== yarrow ==
## DT
module DT(
        input                   clk,
        input                   reset,
        output                  done,
        output                  sti_rd,
        output  [9:0]           sti_addr,
        input   [15:0]          sti_di,
        output                  res_wr,
        output                  res_rd,
        output  reg [13:0]      res_addr,
        output  reg [7:0]       res_do,
        input   [7:0]           res_di
        );
        wire [7:0] res_do_init, res_do_for, res_do_back;
        wire [13:0] res_addr_init, res_addr_for, res_addr_back;
        wire init_en, init_en_2, load_en, for_load_en, for_en, back_load_en, back_en;
        wire init_done, for_load_done, back_load_done, for_done, for_op_done, back_done;
        always@*begin
                case({init_en_2, for_en, back_en})
                        3'b100: res_do = res_do_init;
                        3'b010: res_do = res_do_for;
                        3'b001: res_do = res_do_back;
                        default:res_do = 8'd0;
                endcase
        end
        always@*begin
                case({init_en_2, for_load_en, back_load_en})
                        3'b100: res_addr = res_addr_init;
                        3'b010: res_addr = res_addr_for;
                        3'b001: res_addr = res_addr_back;
                        default:res_addr = 14'b0;
                endcase
        end
        init u_init(.clk(clk),
                    .reset(reset),
                    .init_en(init_en),
                    .for_en(for_en),
  ...
Size: about 140 flip-flops, roughly 62 I/O pins, ~11000 µm² of cells after synthesis.
==> flow/config.mk <==
export PLATFORM = sky130hd
export DESIGN_NAME = DT
export DESIGN_NICKNAME = DT
export VERILOG_FILES = /design/flow/design.v
export SDC_FILE = /design/flow/constraint.sdc
export NUM_CORES = 4
export LEC_CHECK = 0
export CAP_MARGIN = 20
export CORE_MARGIN = 2
export CORE_UTILIZATION = 66
export SETUP_SLACK_MARGIN = 1.6
export SLEW_MARGIN = 20
==> flow/constraint.sdc <==
create_clock -name core_clock -period 6.23 [get_ports {clk}]
set_input_delay 1.2460 -clock core_clock [delete_from_list [all_inputs] [get_ports {clk}]]
set_output_delay 1.2460 -clock core_clock [all_outputs]
set_load 0.01 [all_outputs]
run.sh (not shown) runs the stock make flow with config.mk's settings and CLKGATE_MAP_FILE=.
yarrow finished all stages; layout check result: FAIL, due to setup timing.
#### Input delta (fjord over yarrow)
Settings: SETUP_SLACK_MARGIN now 1.48, was 1.6; the clock period (ns, I/O delays scaled along) now 6.06, was 6.23.
fjord vs. yarrow: combinational group power now smaller, worst path arrival time now smaller, number of enable-type register cells in the synthesized netlist comparable, clock power now smaller, core utilization of the finished layout now smaller. The flow completed for fjord, but it is not clean: the layout still shows setup timing.
The following lists how violet was set up differently from fjord:
Settings: CTS_CLUSTER_SIZE: unset -> 24; SETUP_SLACK_MARGIN: 1.48 -> unset; ABC_AREA: unset -> 1; CORE_UTILIZATION: 66 -> 67; the clock period (ns, I/O delays scaled along): 6.06 -> 7.13.
==> comparison <==
fjord and violet: one clean run, violet; the rest did not finish clean. fjord finished all stages; however, its layout fails the closing checks, the failures being setup timing. From fjord to violet the numbers moved as follows: fraction of area in multi-input gates went down 0.97 points, portion of total power attributed to combinational logic went down 6.6 points, final number of setup-violating endpoints went down by 8, xor-xnor portion of the synthesized cell area -4.8 points. Smallest hold slack in violet is 0.036 ns below fjord. Compared with fjord, violet is the less power-hungry design. Number of antenna violations at the first check in global routing: fjord vs violet identical. violet vs. fjord: layout clock buffer count now larger; overall routing resource usage picked up an extra 1.2 points.
Input changes introduced in lagoon (baseline for comparison: violet):
Settings: ABC_AREA: 1 -> unset; TNS_END_PERCENT: unset -> 5; CORE_UTILIZATION: 67 -> 63; CTS_CLUSTER_SIZE: 24 -> unset; the clock period (ns, I/O delays scaled along): 7.13 -> 7.26.
==> comparison <==
Completing all stages was not enough for lagoon: its layout failed the final checks because of setup timing.
Setup TNS: lagoon < violet
Sequential-to-total area share from yosys stat, violet and lagoon, higher one = lagoon.
lagoon -> violet: y dimension of the die flat
Compare violet and lagoon | non-filler instance count after layout higher: violet
met1 layer usage reported by global route ends up higher on violet.
The area added between synthesis and finish of lagoon exceeds that of violet by 1.5 points.
Looking at sequential cell area share, lagoon sits 1.3 points above violet.
#### Input delta (ember over lagoon)
Settings: CORE_UTILIZATION changed from 63 to 40; TNS_END_PERCENT removed (was 5); the clock period (ns, I/O delays scaled along) changed from 7.26 to 8.62.
Results
Of lagoon and ember, only ember finishes the flow clean. lagoon ran in full, but the layout does not pass; the checks complain about setup timing. Looking at lagoon and ember, the relative contribution of combinational cells to total power is a wash. NOTE cell area lagoon->ember decreased slightly. Between lagoon and ember, the flow reports detail-routed via count per cell decreasing by a little under 10%. Comparing lagoon and ember, the higher final worst hold slack is on lagoon. Compare lagoon and ember | met3 layer wire length in the routed design lower: ember. Re clock network power share: ember is 0.8 points up on lagoon. Utilization (ember over lagoon): decrease, 28 points. Routed wire in ember totals more than in lagoon. | count of fill cells added during filler insertion | ember vs lagoon | 1244 higher |. Setup slack in ember is larger than in lagoon. The logic share of the area of ember falls short of that of lagoon by 1.2 points.


exp/willow:
DT again, from the RTL that the note above started with.
Settings: LEC_CHECK=0, ABC_AREA=1, CAP_MARGIN=5, CORE_ASPECT_RATIO=0.5, CORE_MARGIN=2, CORE_UTILIZATION=59, CTS_CLUSTER_DIAMETER=288, CTS_CLUSTER_SIZE=100, GPL_ROUTABILITY_DRIVEN=1, PLACE_DENSITY=0.42, SETUP_SLACK_MARGIN=2.63, SLEW_MARGIN=20, TNS_END_PERCENT=20; clock period 9.0 ns.
exp/willow finished end to end and its layout was clean on timing, DRC and antenna.
## Diff of input files: exp/amber against exp/willow
Settings: swapping 59 for 40 in CORE_UTILIZATION; clearing ABC_AREA, which used to be 1; clearing PLACE_DENSITY, which used to be 0.42; clearing CTS_CLUSTER_DIAMETER, which used to be 288; swapping 5 for 20 in CAP_MARGIN; swapping 1 for 0 in GPL_ROUTABILITY_DRIVEN; clearing TNS_END_PERCENT, which used to be 20; putting PLACE_DENSITY_LB_ADDON at 0.13 where nothing was set; swapping 2.63 for -0.78 in SETUP_SLACK_MARGIN; swapping 0.5 for 0.7 in CORE_ASPECT_RATIO; clearing CTS_CLUSTER_SIZE, which used to be 100.
Notes after the runs:
From exp/willow to exp/amber the numbers moved as follows: first-pass GRT wire length lost 15%, switching power summed over all nets lost about 4.5%.
Most congested layer reported by global routing: met2 -> exp/willow, met1 -> exp/amber
Per the comparison of exp/amber with exp/willow, utilization has decreased, area of the die shows an increase of 38%.
Of exp/amber and exp/willow, the run reporting the higher fraction of power consumed by sequential logic was exp/amber.
Sort exp/amber and exp/willow by layout overhead on the synthesized area asc -> top: exp/amber
Number of signal-net buffers in the layout delta for exp/amber relative to exp/willow: about 33% lower
Total power down 2.5% in exp/amber wrt exp/willow
Between exp/amber and exp/willow, the number of clock buffers in the layout is lower for exp/willow.
Higher sequential power goes to exp/amber over exp/willow.
Worst setup slack for exp/amber: 1.34 ns down relative to exp/willow
Power is estimated from default activity; no workload was simulated.
